Setup of run 1:
## datapath
module datapath (
    part,
    clock,
    value,
    positive,
    reset,
    counter,
    result
);
    input part;
    input clock;
    input [15:0] value;
    input positive;
    input reset;
    output [15:0] counter;
    output [15:0] result;
    wire [15:0] _65 = 16'b0000000000000000;
    wire [15:0] _64 = 16'b0000000000000000;
    wire _102;
    wire _100;
    wire _101;
    wire _103;
    wire [15:0] _104;
    wire _96;
    wire _92;
    wire _93;
    wire _90;
    wire _91;
    wire _94;
    wire _95;
    wire _97;
    wire [15:0] _98;
    wire _86;
    wire _84;
    wire _81;
    wire _82;
    wire _79;
    wire _80;
    wire _83;
    wire _85;
    wire _87;
    wire [15:0] _88;
    wire [41:0] _73 = 42'b000000000000000000000010100011110101110001;
    wire [25:0] _71 = 26'b00000000000000000000000000;
    wire [41:0] _72;
    wire [83:0] _74;
    wire [57:0] _75;
    wire [25:0] _70 = 26'b00000000000000000000000000;
    wire [83:0] _76;
    wire [15:0] _77;
    wire [15:0] _78;
    wire [15:0] _89;
    wire [15:0] _99;
    wire [15:0] _105;
    wire [15:0] _67 = 16'b0000000000000001;
    wire [15:0] _68;
    wire [15:0] _62 = 16'b0000000000000000;
    wire [15:0] _58 = 16'b0000000001100100;
    wire [41:0] _53 = 42'b000000000000000000000010100011110101110001;
    wire [25:0] _51 = 26'b00000000000000000000000000;
    wire [41:0] _52;
    wire [83:0] _54;
    wire [57:0] _55;
    wire [25:0] _50 = 26'b00000000000000000000000000;
    wire [83:0] _56;
    wire [15:0] _57;
    wire [31:0] _59;
    wire [15:0] _60;
    wire [15:0] _48 = 16'b0000000000110010;
    wire [15:0] _44 = 16'b0000000001100100;
    wire [41:0] _39 = 42'b000000000000000000000010100011110101110001;
    wire [25:0] _37 = 26'b00000000000000000000000000;
    wire [41:0] _38;
    wire [83:0] _40;
    wire [57:0] _41;
    wire [25:0] _36 = 26'b00000000000000000000000000;
    wire [83:0] _42;
    wire [15:0] _43;
    wire [31:0] _45;
    wire [15:0] _46;
    wire [15:0] _34;
  ...
Size: ~2900 cells after synthesis, about 32 flip-flops, roughly 24000 µm² of cells after synthesis.
clock: 38.5 ns
lec_check: 0
abc_area: 1
cap_margin: 5
cell_pad_in_sites_detail_placement: 1
cell_pad_in_sites_global_placement: 3
core_aspect_ratio: 1.01
core_margin: 6
core_utilization: 27
cts_cluster_diameter: 206
cts_cluster_size: 69
gpl_routability_driven: 0
gpl_timing_driven: 0
hold_slack_margin: 0.21
max_routing_layer: met5
place_density_lb_addon: 0.01
slew_margin: 10
tns_end_percent: 90
run.sh (not shown) runs the stock make flow with config.mk's settings and CLKGATE_MAP_FILE=.
### run 1 -> run 2
# run 1
export LEC_CHECK = 0
export ABC_AREA = 1
export CAP_MARGIN = 5
export CELL_PAD_IN_SITES_DETAIL_PLACEMENT = 1
export CELL_PAD_IN_SITES_GLOBAL_PLACEMENT = 3
export CORE_ASPECT_RATIO = 1.01
export CORE_MARGIN = 6
export CORE_UTILIZATION = 27
export CTS_CLUSTER_DIAMETER = 206
export CTS_CLUSTER_SIZE = 69
export GPL_ROUTABILITY_DRIVEN = 0
export GPL_TIMING_DRIVEN = 0
export HOLD_SLACK_MARGIN = 0.21
export MAX_ROUTING_LAYER = met5
export PLACE_DENSITY_LB_ADDON = 0.01
export SLEW_MARGIN = 10
export TNS_END_PERCENT = 90
create_clock -name core_clock -period 38.5 [get_ports {clock}]
# run 2
export LEC_CHECK = 0
export CAP_MARGIN = 20
export CORE_MARGIN = 8
export CORE_UTILIZATION = 48
export CTS_CLUSTER_DIAMETER = 206
export CTS_CLUSTER_SIZE = 80
export GPL_ROUTABILITY_DRIVEN = 0
export GPL_TIMING_DRIVEN = 0
export MAX_ROUTING_LAYER = met4
export PLACE_DENSITY = 0.38
export SETUP_SLACK_MARGIN = -0.81
export SLEW_MARGIN = 10
export TNS_END_PERCENT = 10
create_clock -name core_clock -period 38.5 [get_ports {clock}]
[summary]
- Run 2: complete, dirty (negative setup slack)
- Going from run 1 to run 2, number of stages on the worst hold path has remained practically unchanged; worst setup slack has decreased.
- The first element of the critical path comes out value[3] in one run and value[5] in the other, namely in run 1 and run 2 respectively.
- Between run 1 and run 2, routed wire length is lower for run 2, run 1 comes in above that.
Relative to run 2, the following input files were edited for run 3:
# run 2
export LEC_CHECK = 0
export CAP_MARGIN = 20
export CORE_MARGIN = 8
export CORE_UTILIZATION = 48
export CTS_CLUSTER_DIAMETER = 206
export CTS_CLUSTER_SIZE = 80
export GPL_ROUTABILITY_DRIVEN = 0
export GPL_TIMING_DRIVEN = 0
export MAX_ROUTING_LAYER = met4
export PLACE_DENSITY = 0.38
export SETUP_SLACK_MARGIN = -0.81
export SLEW_MARGIN = 10
export TNS_END_PERCENT = 10
create_clock -name core_clock -period 38.5 [get_ports {clock}]
# run 3
export LEC_CHECK = 0
export ABC_AREA = 1
export CAP_MARGIN = 20
export CORE_MARGIN = 2
export CORE_UTILIZATION = 72
export CTS_CLUSTER_DIAMETER = 206
export CTS_CLUSTER_SIZE = 80
export GPL_TIMING_DRIVEN = 1
export MAX_ROUTING_LAYER = met4
export PLACE_DENSITY = 0.37
export SLEW_MARGIN = 10
export TNS_END_PERCENT = 90
create_clock -name core_clock -period 36.9 [get_ports {clock}]
Run 3: PASS, flow complete, no timing, DRC or antenna violations. Summary: with run 2 as the reference, total via count in the routed design in run 3 moved up by more than 10%. Summary of run 3 over run 2: routed wire length shows an increase of about 5%, mean instance size in the synthesized netlist went down about 10%, maximum net fanout on the critical path moved down, count of multi-input gates now larger, final period utilization went down by 5.8 points. Cell with the biggest individual delay on the critical path: sky130_fd_sc_hd__fa_1 -> run 3, sky130_fd_sc_hd__or4_4 -> run 2. The die width in run 3 was lower than what run 2 gave. Compared with run 2, in run 3 critical path depth saw an increase, number of cells traversed by the worst hold path saw little to no change, cell count saw an increase.
Inputs modified between run 3 and run 4:
# run 3
export LEC_CHECK = 0
export ABC_AREA = 1
export CAP_MARGIN = 20
export CORE_MARGIN = 2
export CORE_UTILIZATION = 72
export CTS_CLUSTER_DIAMETER = 206
export CTS_CLUSTER_SIZE = 80
export GPL_TIMING_DRIVEN = 1
export MAX_ROUTING_LAYER = met4
export PLACE_DENSITY = 0.37
export SLEW_MARGIN = 10
export TNS_END_PERCENT = 90
create_clock -name core_clock -period 36.9 [get_ports {clock}]
# run 4
export LEC_CHECK = 0
export ABC_AREA = 1
export CAP_MARGIN = 20
export CORE_MARGIN = 2
export CORE_UTILIZATION = 71
export CTS_CLUSTER_DIAMETER = 206
export CTS_CLUSTER_SIZE = 17
export GPL_TIMING_DRIVEN = 1
export HOLD_SLACK_MARGIN = -0.04
export MAX_ROUTING_LAYER = met4
export SLEW_MARGIN = 10
export TNS_END_PERCENT = 90
create_clock -name core_clock -period 33.0 [get_ports {clock}]
Findings:
Run 4: complete, dirty (negative setup slack)
Compared with run 3, run 4 instantiates a larger number of standard cells.
Run 3 vs run 4, critical path endpoint: _66[9] vs _66[5]
Diff run 3 -> run 4: largest fanout on the critical path has decreased, final setup violation count has increased.
--- input diff run 4..run 5 ---
# run 4
export LEC_CHECK = 0
export ABC_AREA = 1
export CAP_MARGIN = 20
export CORE_MARGIN = 2
export CORE_UTILIZATION = 71
export CTS_CLUSTER_DIAMETER = 206
export CTS_CLUSTER_SIZE = 17
export GPL_TIMING_DRIVEN = 1
export HOLD_SLACK_MARGIN = -0.04
export MAX_ROUTING_LAYER = met4
export SLEW_MARGIN = 10
export TNS_END_PERCENT = 90
create_clock -name core_clock -period 33.0 [get_ports {clock}]
# run 5
export LEC_CHECK = 0
export ABC_AREA = 1
export CAP_MARGIN = 20
export CORE_MARGIN = 2
export CORE_UTILIZATION = 71
export CTS_CLUSTER_DIAMETER = 223
export SLEW_MARGIN = 20
create_clock -name core_clock -period 34.3 [get_ports {clock}]
### Flow results
- Run 5: flow completed, timing, DRC and antenna clean
- Run 5 against run 4: sum of buffers and inverters on the critical path went down 3.3%, half-perimeter wire length after detailed placement went down 10%, synthesis-to-finish area growth went down 16 points.
- | setup slack after layout | run 5 vs run 4 | 2540 ps higher |
